== run 4 ==
## comm_top
module comm_top(
  input wire sys_clk,
  input wire sys_clk_rst,
  input wire rst,
  input wire bit_in, 
  output wire bit_out, 
  output wire [7:0] data_trans, 
  output wire [7:0] data_recev 
);
For scale: roughly 21 I/O pins, roughly 8000 um2 of cells after synthesis.
export LEC_CHECK = 0
export CAP_MARGIN = 20
export CORE_MARGIN = 2
export CORE_UTILIZATION = 69
export CTS_CLUSTER_DIAMETER = 78
export CTS_CLUSTER_SIZE = 37
export PLACE_DENSITY_LB_ADDON = 0.28
export SLEW_MARGIN = 20
create_clock -name core_clock -period 4.0 [get_ports {sys_clk}]
run.sh (not shown) runs the stock make flow with config.mk's settings and CLKGATE_MAP_FILE=.
Every stage of the flow completed for run 4, and the final layout passed the timing, DRC and antenna checks.
Edits applied to the flow inputs when going from run 4 to run 5:
- CORE_UTILIZATION now 40, was 69
- CTS_CLUSTER_SIZE no longer set, was 37
- PLACE_DENSITY_LB_ADDON no longer set, was 0.28
- CTS_CLUSTER_DIAMETER no longer set, was 78
- the clock period (ns, I/O delays scaled along) now 4.2, was 4.0
[summary]
Relative to run 4, the total of clock buffers placed in the layout of run 5 is lower by 3. Delta (run 5 minus run 4): fraction of the cycle the final worst path needs went down 1.6 points, final non-filler cell total went up 119.

========
Starting RTL as in the previous note.
make LEC_CHECK=0 CAP_MARGIN=20 CORE_ASPECT_RATIO=0.5 CORE_MARGIN=8 CORE_UTILIZATION=59 CTS_CLUSTER_DIAMETER=324 CTS_CLUSTER_SIZE=98 PLACE_DENSITY=0.35 SETUP_SLACK_MARGIN=2.76 SLEW_MARGIN=5 TNS_END_PERCENT=30 finish   # period 10.0 ns
Next try:
CORE_MARGIN = 2   (was 8)
CORE_UTILIZATION = 40   (was 59)
CTS_CLUSTER_DIAMETER = unset   (was 324)
CTS_CLUSTER_SIZE = unset   (was 98)
PLACE_DENSITY = unset   (was 0.35)
SETUP_SLACK_MARGIN = 3.0   (was 2.76)
SLEW_MARGIN = 20   (was 5)
TNS_END_PERCENT = unset   (was 30)
Outcome: Flip-flop count stays the same. Critical path depth stays the same. Hold slack improves by 0.011 ns. Final area grows by 1.0%. Clock-buffer cell count shrinks by 1. Synthesized area is unchanged. Utilization shrinks by 20 points. Via count grows by 0.74%.
Next try:
CORE_ASPECT_RATIO = unset   (was 0.5)
SETUP_SLACK_MARGIN = unset   (was 3.0)
After rerunning: Clock-buffer cell count came out higher by 2; final area drops slightly; final cell count hardly moves; register-to-register slack barely changes; sequential cell count is unchanged.
Next try:
CELL_PAD_IN_SITES_GLOBAL_PLACEMENT = 3   (was unset)
CORE_UTILIZATION = 23   (was 40)
CTS_CLUSTER_DIAMETER = 144   (was unset)
GPL_ROUTABILITY_DRIVEN = 1   (was unset)
GPL_TIMING_DRIVEN = 0   (was unset)
SETUP_SLACK_MARGIN = -0.01   (was unset)
SLEW_MARGIN = 0   (was 20)
TNS_END_PERCENT = 85   (was unset)
Wire length rose by a quarter to a third. Die size rises by well over a third. Power went up by a little under a tenth. Synthesized cell count does not change. Maximum frequency is lower slightly.
Next try:
CELL_PAD_IN_SITES_GLOBAL_PLACEMENT = unset   (was 3)
CORE_ASPECT_RATIO = 0.5   (was unset)
CORE_UTILIZATION = 40   (was 23)
CTS_CLUSTER_DIAMETER = 324   (was 144)
CTS_CLUSTER_SIZE = 49   (was unset)
GPL_ROUTABILITY_DRIVEN = unset   (was 1)
GPL_TIMING_DRIVEN = unset   (was 0)
PLACE_DENSITY = 0.35   (was unset)
SETUP_SLACK_MARGIN = unset   (was -0.01)
SLEW_MARGIN = 40   (was 0)
TNS_END_PERCENT = 30   (was 85)
- total power falls by 1.8%
- hold slack loses 0.013 ns
- clock-buffer cell count rises by 4
- sequential power is about the same
- non-clock buffer count falls by 42
- global-route usage rises by 4.6 points
- worst setup slack gains 0.14 ns

========
## main
Starting RTL as in the previous note.
clock: 2.84 ns
lec_check: 0
abc_area: 1
cap_margin: 20
core_margin: 2
core_utilization: 72
cts_cluster_diameter: 96
cts_cluster_size: 18
place_density_lb_addon: 0.18
setup_slack_margin: -0.15
slew_margin: 20
Although it ran to completion, main produced a layout that fails the final checks because of negative setup slack.
The following lists how the feature branch was set up differently from main:
Settings: removing ABC_AREA (formerly 1); removing PLACE_DENSITY_LB_ADDON (formerly 0.18); removing CTS_CLUSTER_SIZE (formerly 18); changing SETUP_SLACK_MARGIN from -0.15 to -0.2; changing CTS_CLUSTER_DIAMETER from 96 to 202; changing the clock period (ns, I/O delays scaled along) from 2.84 to 3.07.
Notes after the runs:
- The flow completed for the feature branch, but it is not clean: the layout still shows negative setup slack.
- When the final numbers for the feature branch and main were put side by side, the mean instance size in the synthesized netlist turned out to be greater in the feature branch.
- Against main, the final cell area of the feature branch is lower.
- Tally of clock buffers in the finished layout sits higher in the feature branch than in main.
- main reports its cell with the biggest individual delay on the critical path as sky130_fd_sc_hd__dfrtp_2 while the feature branch reports sky130_fd_sc_hd__dfrtp_1.
- main has a lower combinational power share than the feature branch.
- End-of-flow core utilization was lower in the run labelled the feature branch.
- Compared with main, the feature branch shows a number of nets produced by synthesis that is about 20% lower.

========
== run E ==
Starting RTL as in the previous note.
clock: 6.48 ns
lec_check: 0
abc_area: 1
cap_margin: 20
cell_pad_in_sites_global_placement: 3
core_margin: 2
core_utilization: 19
cts_cluster_diameter: 144
gpl_routability_driven: 1
gpl_timing_driven: 1
place_density_lb_addon: 0.12
setup_slack_margin: -0.01
slew_margin: 40
tns_end_percent: 85
## Diff of input files: run D against run E
Settings: CTS_CLUSTER_DIAMETER no longer set, was 144; CORE_UTILIZATION now 72, was 19; CELL_PAD_IN_SITES_GLOBAL_PLACEMENT no longer set, was 3; TNS_END_PERCENT no longer set, was 85; SETUP_SLACK_MARGIN no longer set, was -0.01; GPL_ROUTABILITY_DRIVEN no longer set, was 1; PLACE_DENSITY_LB_ADDON no longer set, was 0.12; SLEW_MARGIN now 20, was 40; GPL_TIMING_DRIVEN no longer set, was 1; the clock period (ns, I/O delays scaled along) now 2.33, was 6.48.
### Flow results
Layout checks on run D: not met. Flow itself completed; violations: setup timing.
Of run D and run E, run D shows the lower final cell count, with run E above it.
Run D vs. run E: worst-case register-to-register setup slack down 4000 ps; tapcell count down 442.
Of the two values seen for largest power group, clock was produced by run E and registers by run D.
Compared with run E, in run D layout overhead on the synthesized area rose 8.5 points, core occupancy in the finished layout rose 70 points, number of endpoints failing setup at the final stage rose 17.
A worst-path cell with the longest stage delay of sky130_fd_sc_hd__dfrtp_1 is what run E shows, while sky130_fd_sc_hd__dfrtp_2 belongs to run D.
No activity file was given, so power comes from the tool's default toggle rates.
